==> run a: inputs <==
## arm_core
module arm_core (
    input         clk,
    input         rst,
    output [7:0]  imem_addr,
    input  [31:0] imem_data,
    output [5:0]  dmem_addr,
    output [31:0] dmem_wdata,
    output        dmem_we,
    input  [31:0] dmem_rdata,
    output        wb_en,
    output [3:0]  wb_dest,
    output [31:0] wb_value
);
export LEC_CHECK = 0
export ABC_AREA = 1
export CAP_MARGIN = 20
export CORE_MARGIN = 2
export CORE_UTILIZATION = 72
export CTS_CLUSTER_SIZE = 95
export PLACE_DENSITY = 0.4
export SLEW_MARGIN = 20
export TNS_END_PERCENT = 10
create_clock -name core_clock -period 6.58 [get_ports {clk}]
run.sh (not shown) runs the stock make flow with config.mk's settings and CLKGATE_MAP_FILE=.
==> run b: changes against run a <==
- ABC_AREA: 1 -> not set
- CORE_UTILIZATION: 72 -> 57
- CTS_CLUSTER_SIZE: 95 -> not set
- PLACE_DENSITY: 0.4 -> 0.6
- SETUP_SLACK_MARGIN: not set -> -1.06
- TNS_END_PERCENT: 10 -> not set
==> flow/constraint.sdc (replaced) <==
create_clock -name core_clock -period 10.6 [get_ports {clk}]
set_input_delay 2.1200 -clock core_clock [delete_from_list [all_inputs] [get_ports {clk}]]
set_output_delay 2.1200 -clock core_clock [all_outputs]
set_load 0.01 [all_outputs]
==> run c: changes against run a <==
- CELL_PAD_IN_SITES_DETAIL_PLACEMENT: not set -> 2
- CELL_PAD_IN_SITES_GLOBAL_PLACEMENT: not set -> 3
- CORE_MARGIN: 2 -> 5
- CORE_UTILIZATION: 72 -> 40
- CTS_CLUSTER_SIZE: 95 -> not set
- MAX_ROUTING_LAYER: not set -> met4
- PLACE_DENSITY: 0.4 -> not set
- PLACE_DENSITY_LB_ADDON: not set -> 0.28
- SLEW_MARGIN: 20 -> 15
- TNS_END_PERCENT: 10 -> 30
==> flow/constraint.sdc (replaced) <==
create_clock -name core_clock -period 11.7 [get_ports {clk}]
set_input_delay 2.3400 -clock core_clock [delete_from_list [all_inputs] [get_ports {clk}]]
set_output_delay 2.3400 -clock core_clock [all_outputs]
set_load 0.01 [all_outputs]
==> run d: changes against run a <==
- ABC_AREA: 1 -> not set
- CORE_UTILIZATION: 72 -> 40
- CTS_CLUSTER_SIZE: 95 -> not set
- PLACE_DENSITY: 0.4 -> 0.6
- TNS_END_PERCENT: 10 -> not set
==> flow/constraint.sdc (replaced) <==
create_clock -name core_clock -period 16.0 [get_ports {clk}]
set_input_delay 3.2000 -clock core_clock [delete_from_list [all_inputs] [get_ports {clk}]]
set_output_delay 3.2000 -clock core_clock [all_outputs]
set_load 0.01 [all_outputs]
==> run_results.csv <==
group,metric,value,unit
global_route,gr-usage-met1,93.7,%
placement,dp.cells,8764,
synth,top_cells_by_count,"nand2_1 (1426), nor2_1 (935), inv_1 (788)",
outcome,status,"stopped before the end",
global_route,globalRouteMet3Util,91.3,%
synth,ys_cells,7112,
floorplanning,dieArea,75400,µm²
clock_network,ctsResizeCount,170,
floorplanning,die_h,275,µm
synth,ys_seq_share,43.0,%
outcome,haltStage,"5_1_grt",
placement,gp_congestion,1.22,
outcome,stop_error,"[ERROR GRT-0116] Global routing finished with congestion. Check the congestion regions in the DRC Viewer.",
placement,placed_area,61800,µm²
placement,dp_hpwl,156000,µm
synth,area_leaders,"edfxtp_1 (29%), dfrtp_1 (14%), nand2_1 (10%)",
The numbers above come from run a.

==> run_results.csv <==
group,metric,value,unit
placement,dp_hpwl,203000,µm
synth,postSynthAreaPerCell,7.41,µm²
placement,io_buffer_count,149,
placement,gp_congestion,1.03,
synth,ys_seq_share,43.0,%
outcome,haltStage,"5_1_grt",
clock_network,ctsResizeCount,42,
synth,ys.flops,804,
synth,top_area_share,29.2,%
floorplanning,die_h,373,µm
placement,dp.cells,8865,
synth,ys_cells,7112,
floorplanning,dieArea,139000,µm²
clock_network,hold_buffers,0,
placement,placed_area,57200,µm²
synth,area_leaders,"edfxtp_1 (29%), dfrtp_1 (14%), nand2_1 (10%)",
synth,top_cells_by_count,"nand2_1 (1426), nor2_1 (935), inv_1 (788)",
synth,ys_top_logic_family,"simple AND/OR/NAND/NOR gates",
outcome,status,"stopped before the end",
The numbers above come from run c.

==> run_results.csv <==
group,metric,value,unit
outcome,status,"timing/DRC/antenna clean",
synth,ys_seq_share,44.1,%
global_route,globalRouteMet3Util,6.64,%
global_route,gr-usage-met1,42.4,%
floorplanning,dieArea,131000,µm²
synth,top_cells_by_count,"nor2_1 (736), nand2_1 (589), edfxtp_1 (512)",
synth,ys_cells,5166,
clock_network,ctsResizeCount,0,
placement,placed_area,56100,µm²
floorplanning,die_h,363,µm
The numbers above come from run d.

==> run_results.csv <==
group,metric,value,unit
global_route,globalRouteMet3Util,13.6,%
final_timing,setup_ws,-1.41,ns
placement,dp.cells,7146,
outcome,status,"finished with violations",
synth,top_cells_by_count,"nor2_1 (736), nand2_1 (589), edfxtp_1 (512)",
placement,placed_area,61400,µm²
final_timing,setup_violations,4,
synth,area_leaders,"edfxtp_1 (30%), dfrtp_1 (14%), mux4_2 (8.4%)",
outcome,so_faults,"negative setup slack",
placement,dp_hpwl,154000,µm
synth,ys_cells,5166,
synth,ys_seq_share,44.1,%
The numbers above come from run b.


* * *

==> inputs of cedar <==
arm_core again, from the RTL that the note above started with.
==> flow/config.mk <==
export PLATFORM = sky130hd
export DESIGN_NAME = arm_core
export DESIGN_NICKNAME = arm_core
export VERILOG_FILES = /design/flow/design.v
export SDC_FILE = /design/flow/constraint.sdc
export NUM_CORES = 4
export LEC_CHECK = 0
export ABC_AREA = 0
export CAP_MARGIN = 20
export CELL_PAD_IN_SITES_DETAIL_PLACEMENT = 1
export CELL_PAD_IN_SITES_GLOBAL_PLACEMENT = 0
export CORE_MARGIN = 5
export CORE_UTILIZATION = 40
export CTS_CLUSTER_SIZE = 60
export MAX_ROUTING_LAYER = met5
export MIN_ROUTING_LAYER = met2
export PLACE_DENSITY_LB_ADDON = 0.28
export SETUP_SLACK_MARGIN = 1.73
export SLEW_MARGIN = 0
export TNS_END_PERCENT = 30
==> flow/constraint.sdc <==
create_clock -name core_clock -period 11.7 [get_ports {clk}]
set_input_delay 2.3400 -clock core_clock [delete_from_list [all_inputs] [get_ports {clk}]]
set_output_delay 2.3400 -clock core_clock [all_outputs]
set_load 0.01 [all_outputs]
==> violet (differences from cedar) <==
==> flow/config.mk (replaced) <==
export PLATFORM = sky130hd
export DESIGN_NAME = arm_core
export DESIGN_NICKNAME = arm_core
export VERILOG_FILES = /design/flow/design.v
export SDC_FILE = /design/flow/constraint.sdc
export NUM_CORES = 4
export LEC_CHECK = 0
export ABC_AREA = 1
export CAP_MARGIN = 0
export CELL_PAD_IN_SITES_DETAIL_PLACEMENT = 1
export CORE_MARGIN = 2
export CORE_UTILIZATION = 40
export PLACE_DENSITY = 0.6
export SLEW_MARGIN = 20
==> flow/constraint.sdc (replaced) <==
create_clock -name core_clock -period 16.0 [get_ports {clk}]
set_input_delay 3.2000 -clock core_clock [delete_from_list [all_inputs] [get_ports {clk}]]
set_output_delay 3.2000 -clock core_clock [all_outputs]
set_load 0.01 [all_outputs]
==> qor summary <==
Cell area reported after detailed placement: cedar 62,800 um^2; violet 55,800 um^2
Floorplan Nets: cedar 5,400; violet 7,346
Area of the core: cedar 128,000 um^2; violet 131,000 um^2
Placer Congestion: cedar 1.15; violet 1.01
Count of instances resized after the clock tree is built: cedar 212; violet 0
Cell count listed in synth_stat.txt: cedar 5,166; violet 7,112
Total placed cells including tap cells: cedar 7,718; violet 8,710
Library cells used by synthesis: cedar 112; violet 63
Area of the chip: cedar 136,000 um^2; violet 135,000 um^2
Run status: cedar aborted with a tool error; violet timing/DRC/antenna clean
Last stage reached: cedar global routing; violet -
HPWL after detailed placement: cedar 195,000 um; violet 178,000 um
Complex-gate fraction of the synthesized area: cedar 15.9%; violet 16.1%
XOR/XNOR Area Share: cedar 2.18%; violet 0.385%
Die Wd: cedar 369 um; violet 367 um
Floorplan Utilization: cedar 40.3%; violet 40.2%
Area share of the largest cell type after synthesis: cedar 29.9%; violet 29.2%

* * *

==> exp/harbor: inputs <==
arm_core again, from the RTL that the note above started with.
Settings: LEC_CHECK=0, CAP_MARGIN=20, CELL_PAD_IN_SITES_DETAIL_PLACEMENT=1, CELL_PAD_IN_SITES_GLOBAL_PLACEMENT=3, CORE_ASPECT_RATIO=1.28, CORE_MARGIN=2, CORE_UTILIZATION=51, CTS_CLUSTER_SIZE=61, GPL_ROUTABILITY_DRIVEN=1, GPL_TIMING_DRIVEN=1, PLACE_DENSITY_LB_ADDON=0.28, SETUP_SLACK_MARGIN=3.66, SLEW_MARGIN=0; clock period 14.3 ns.
==> exp/willow: changes against exp/harbor <==
==> flow/config.mk (replaced) <==
export PLATFORM = sky130hd
export DESIGN_NAME = arm_core
export DESIGN_NICKNAME = arm_core
export VERILOG_FILES = /design/flow/design.v
export SDC_FILE = /design/flow/constraint.sdc
export NUM_CORES = 4
export LEC_CHECK = 0
export CAP_MARGIN = 20
export CORE_MARGIN = 2
export CORE_UTILIZATION = 40
export PLACE_DENSITY = 0.6
export SLEW_MARGIN = 20
==> flow/constraint.sdc (replaced) <==
create_clock -name core_clock -period 15.7 [get_ports {clk}]
set_input_delay 3.1400 -clock core_clock [delete_from_list [all_inputs] [get_ports {clk}]]
set_output_delay 3.1400 -clock core_clock [all_outputs]
set_load 0.01 [all_outputs]
==> impl_metrics.toml <==
# generated from flow reports
[run_status]
status = "timing/DRC/antenna clean"

[place]
dp.cells = 6914

[route]
remaining_drc_errors = 0

[floorplan]
die_w_um = 362.5
initial_utilization_pct = 40.32
die_area_um2 = 131400
coreArea_um2 = 127500

[worst_setup_path]
critPathMaxFanout = 56
worst_path_most_repeated_cell = "nand2_1"
setup.worst_path.end_class = "register"

[yosys]
yosys_register_bits = 804

[global_routing]
use_met3_pct = 6.698

[cts]
clock_insertion_delay_worst_skew_ns = 0.73

[pwr]
That was exp/willow.
==> impl_metrics.toml <==
# flow metrics
[floorplan]
die_area_um2 = 103400
die_w_um = 284.6
coreArea_um2 = 99820
initial_utilization_pct = 51.50
rows = 131

[yosys]
avgSynthCellArea_um2 = 9.952
yosys_register_bits = 804
most_common_cell = "nor2_1"

[run_status]
stopped_at = "3_1_place_gp_skip_io"
run.stop_error = "[ERROR FLW-0024] Place density exceeds 1.0 (current PLACE_DENSITY_LB_ADDON =  0.28). Please check if the value of  PLACE_DENSITY_LB_ADDON is between 0 and 0.99."
status = "stopped before the end"
That was exp/harbor.

* * *

==> 05-24: inputs <==
arm_core again, from the RTL that the note above started with.
// arm_core
module arm_core (
    input         clk,
    input         rst,
    output [7:0]  imem_addr,
    input  [31:0] imem_data,
    output [5:0]  dmem_addr,
    output [31:0] dmem_wdata,
    output        dmem_we,
    input  [31:0] dmem_rdata,
    output        wb_en,
    output [3:0]  wb_dest,
    output [31:0] wb_value
);
==> flow/config.mk <==
export PLATFORM = sky130hd
export DESIGN_NAME = arm_core
export DESIGN_NICKNAME = arm_core
export VERILOG_FILES = /design/flow/design.v
export SDC_FILE = /design/flow/constraint.sdc
export NUM_CORES = 4
export LEC_CHECK = 0
export CAP_MARGIN = 20
export CELL_PAD_IN_SITES_DETAIL_PLACEMENT = 0
export CORE_MARGIN = 2
export CORE_UTILIZATION = 67
export CTS_CLUSTER_DIAMETER = 229
export CTS_CLUSTER_SIZE = 61
export GPL_ROUTABILITY_DRIVEN = 1
export GPL_TIMING_DRIVEN = 1
export MAX_ROUTING_LAYER = met4
export SETUP_SLACK_MARGIN = -0.61
export SLEW_MARGIN = 20
==> flow/constraint.sdc <==
create_clock -name core_clock -period 13.3 [get_ports {clk}]
set_input_delay 2.6600 -clock core_clock [delete_from_list [all_inputs] [get_ports {clk}]]
set_output_delay 2.6600 -clock core_clock [all_outputs]
set_load 0.01 [all_outputs]
==> 02-01 (differences from 05-24) <==
==> flow/config.mk (replaced) <==
export PLATFORM = sky130hd
export DESIGN_NAME = arm_core
export DESIGN_NICKNAME = arm_core
export VERILOG_FILES = /design/flow/design.v
export SDC_FILE = /design/flow/constraint.sdc
export NUM_CORES = 4
export LEC_CHECK = 0
export CAP_MARGIN = 20
export CORE_MARGIN = 2
export CORE_UTILIZATION = 58
export HOLD_SLACK_MARGIN = -0.08
export SETUP_SLACK_MARGIN = -0.42
export SLEW_MARGIN = 20
export TNS_END_PERCENT = 5
==> flow/constraint.sdc (replaced) <==
create_clock -name core_clock -period 10.8 [get_ports {clk}]
set_input_delay 2.1600 -clock core_clock [delete_from_list [all_inputs] [get_ports {clk}]]
set_output_delay 2.1600 -clock core_clock [all_outputs]
set_load 0.01 [all_outputs]
==> 07-02 (differences from 05-24) <==
==> flow/config.mk (replaced) <==
export PLATFORM = sky130hd
export DESIGN_NAME = arm_core
export DESIGN_NICKNAME = arm_core
export VERILOG_FILES = /design/flow/design.v
export SDC_FILE = /design/flow/constraint.sdc
export NUM_CORES = 4
export LEC_CHECK = 0
export CAP_MARGIN = 20
export CORE_MARGIN = 2
export CORE_UTILIZATION = 25
export PLACE_DENSITY = 0.6
export SLEW_MARGIN = 20
==> flow/constraint.sdc (replaced) <==
create_clock -name core_clock -period 17.5 [get_ports {clk}]
set_input_delay 3.5000 -clock core_clock [delete_from_list [all_inputs] [get_ports {clk}]]
set_output_delay 3.5000 -clock core_clock [all_outputs]
set_load 0.01 [all_outputs]
==> results_dict.tcl <==
# collected from the flow reports
set metrics [dict create \
    post_cts_buffers 11 \
    fp_util_pct 58.35 \
    check-failures "setup timing" \
    dp_hpwl_um 153000 \
    status "failed layout checks" \
    gp_congestion 1.118 \
    dp_cells 7058 \
    place_area_um2 60850 \
    setup_viol_count_final 4 \
    dieHeight_um 301.7 \
    setup_ws_ps -1141 \
    core_area_um2 88100 \
    dp_slack_ps -2028 \
]
# the run above: 02-01

==> results_dict.tcl <==
# collected from the flow reports
set metrics [dict create \
    status "aborted with a tool error" \
    stop_stage "5_1_grt" \
    post_cts_buffers 0 \
    place_area_um2 58850 \
    dp_slack_ps -612.5 \
    fp_util_pct 67.69 \
    gp_congestion 1.215 \
    dieHeight_um 281.0 \
    ctsResizeCount 7 \
    numPortBuffers 149 \
    dp_cells 6711 \
    core_area_um2 75950 \
]
# the run above: 05-24

==> results_dict.tcl <==
# collected from the flow reports
set metrics [dict create \
    dieHeight_um 457.5 \
    gp_congestion 1.002 \
    core_area_um2 204600 \
    setup_viol_count_final 0 \
    dp_slack_ps 723.0 \
    status "complete, no violations" \
    setup_ws_ps 566.7 \
    post_cts_buffers 0 \
    syn_area_per_cell_um2 9.952 \
    dp_hpwl_um 155100 \
    dp_cells 7836 \
    fp_util_pct 25.13 \
]
# the run above: 07-02


* * *

==> branch zinc <==
Starting RTL as in the previous note.
clock: 13.3 ns
lec_check: 0
abc_area: 1
cap_margin: 20
cell_pad_in_sites_detail_placement: 0
core_margin: 2
core_utilization: 67
cts_cluster_diameter: 229
cts_cluster_size: 61
gpl_routability_driven: 1
gpl_timing_driven: 1
max_routing_layer: met4
setup_slack_margin: 3.66
slew_margin: 20
==> branch sierra (differences from branch zinc) <==
Settings changed: ABC_AREA 1 to not set, CELL_PAD_IN_SITES_DETAIL_PLACEMENT 0 to not set, CORE_UTILIZATION 67 to 72, CTS_CLUSTER_DIAMETER 229 to not set, CTS_CLUSTER_SIZE 61 to not set, GPL_ROUTABILITY_DRIVEN 1 to not set, GPL_TIMING_DRIVEN 1 to not set, MAX_ROUTING_LAYER met4 to not set, SETUP_SLACK_MARGIN 3.66 to -0.58.
==> flow/constraint.sdc (replaced) <==
create_clock -name core_clock -period 7.68 [get_ports {clk}]
set_input_delay 1.5360 -clock core_clock [delete_from_list [all_inputs] [get_ports {clk}]]
set_output_delay 1.5360 -clock core_clock [all_outputs]
set_load 0.01 [all_outputs]
==> branch delta (differences from branch zinc) <==
Settings changed: ABC_AREA 1 to not set, CELL_PAD_IN_SITES_DETAIL_PLACEMENT 0 to not set, CORE_UTILIZATION 67 to 65, CTS_CLUSTER_DIAMETER 229 to not set, CTS_CLUSTER_SIZE 61 to not set, GPL_ROUTABILITY_DRIVEN 1 to not set, GPL_TIMING_DRIVEN 1 to not set, MAX_ROUTING_LAYER met4 to not set, SETUP_SLACK_MARGIN 3.66 to 2.08.
==> flow/constraint.sdc (replaced) <==
create_clock -name core_clock -period 8.29 [get_ports {clk}]
set_input_delay 1.6580 -clock core_clock [delete_from_list [all_inputs] [get_ports {clk}]]
set_output_delay 1.6580 -clock core_clock [all_outputs]
set_load 0.01 [all_outputs]
==> branch indigo (differences from branch zinc) <==
Settings changed: CELL_PAD_IN_SITES_DETAIL_PLACEMENT 0 to not set, CORE_UTILIZATION 67 to 58, CTS_CLUSTER_DIAMETER 229 to not set, CTS_CLUSTER_SIZE 61 to 77, GPL_ROUTABILITY_DRIVEN 1 to not set, GPL_TIMING_DRIVEN 1 to not set, MAX_ROUTING_LAYER met4 to not set, PLACE_DENSITY set to 0.6, SETUP_SLACK_MARGIN 3.66 to not set, TNS_END_PERCENT set to 5.
==> flow/constraint.sdc (replaced) <==
create_clock -name core_clock -period 10.5 [get_ports {clk}]
set_input_delay 2.1000 -clock core_clock [delete_from_list [all_inputs] [get_ports {clk}]]
set_output_delay 2.1000 -clock core_clock [all_outputs]
set_load 0.01 [all_outputs]
==> notes <==
Branch indigo never finished: it broke off in global routing (5_1_grt), error ODB-0269. Branch zinc did not get past global routing (5_1_grt). Branch delta aborted during global routing (5_1_grt) with GRT-0116. Branch sierra failed in global routing (5_1_grt). Synthesized cell count is the same in branch indigo and branch zinc. In branch delta the die size is larger than in branch sierra, by 11%. Synthesized area: branch indigo is higher than branch sierra (2.5%).
==> figures <==
| item | branch zinc | branch delta | branch indigo | branch sierra |
|---|---|---|---|---|
| Run status | did not finish | did not finish | did not finish | did not finish |
| Last stage reached | global routing (5_1_grt) | global routing (5_1_grt) | global routing (5_1_grt) | global routing (5_1_grt) |
| Height of the die | 285 um | 285 um | 305 um | 271 um |
| # Post-CTS Setup Buffers | 178 | 54 | 0 | 29 |
| Most frequently used cell type in the post-synthesis netlist | nand2_1 | nor2_1 | nand2_1 | nor2_1 |
| CTS H-Tree Depth | 1 | 3 | 3 | 3 |
| Mux cell area share | 0.0403% | 11.6% | 0.0403% | 11.6% |
| Site row count | 102 | 103 | 110 | 97 |
| And+or+nand+nor area frac | 27.0% | 17.3% | 27.0% | 17.3% |
| HPWL Detailed | 150,000 um | 163,000 um | 168,000 um | 149,000 um |
| Proportion of netlist area held by the largest area contributor | 29.2% | 29.9% | 29.2% | 29.9% |
| Compound Share, Synth | 16.1% | 15.9% | 16.1% | 15.9% |
| Cells after DPL | 7,995 | 7,065 | 8,735 | 6,902 |
| Syn Inst Count | 7,112 | 5,166 | 7,112 | 5,166 |
| Synthesis area per yosys | 52,700 um^2 | 51,400 um^2 | 52,700 um^2 | 51,400 um^2 |
| Register area share after synthesis | 43.0% | 44.1% | 43.0% | 44.1% |
| Die boundary width | 285 um | 285 um | 305 um | 271 um |
| Fraction of the core area occupied by cells at floorplan | 67.8% | 65.4% | 58.6% | 73.0% |
| Number of distinct library cells after synthesis | 63 | 112 | 63 | 112 |
| Routability cong. | 1.20 | 1.13 | 1.09 | 1.26 |
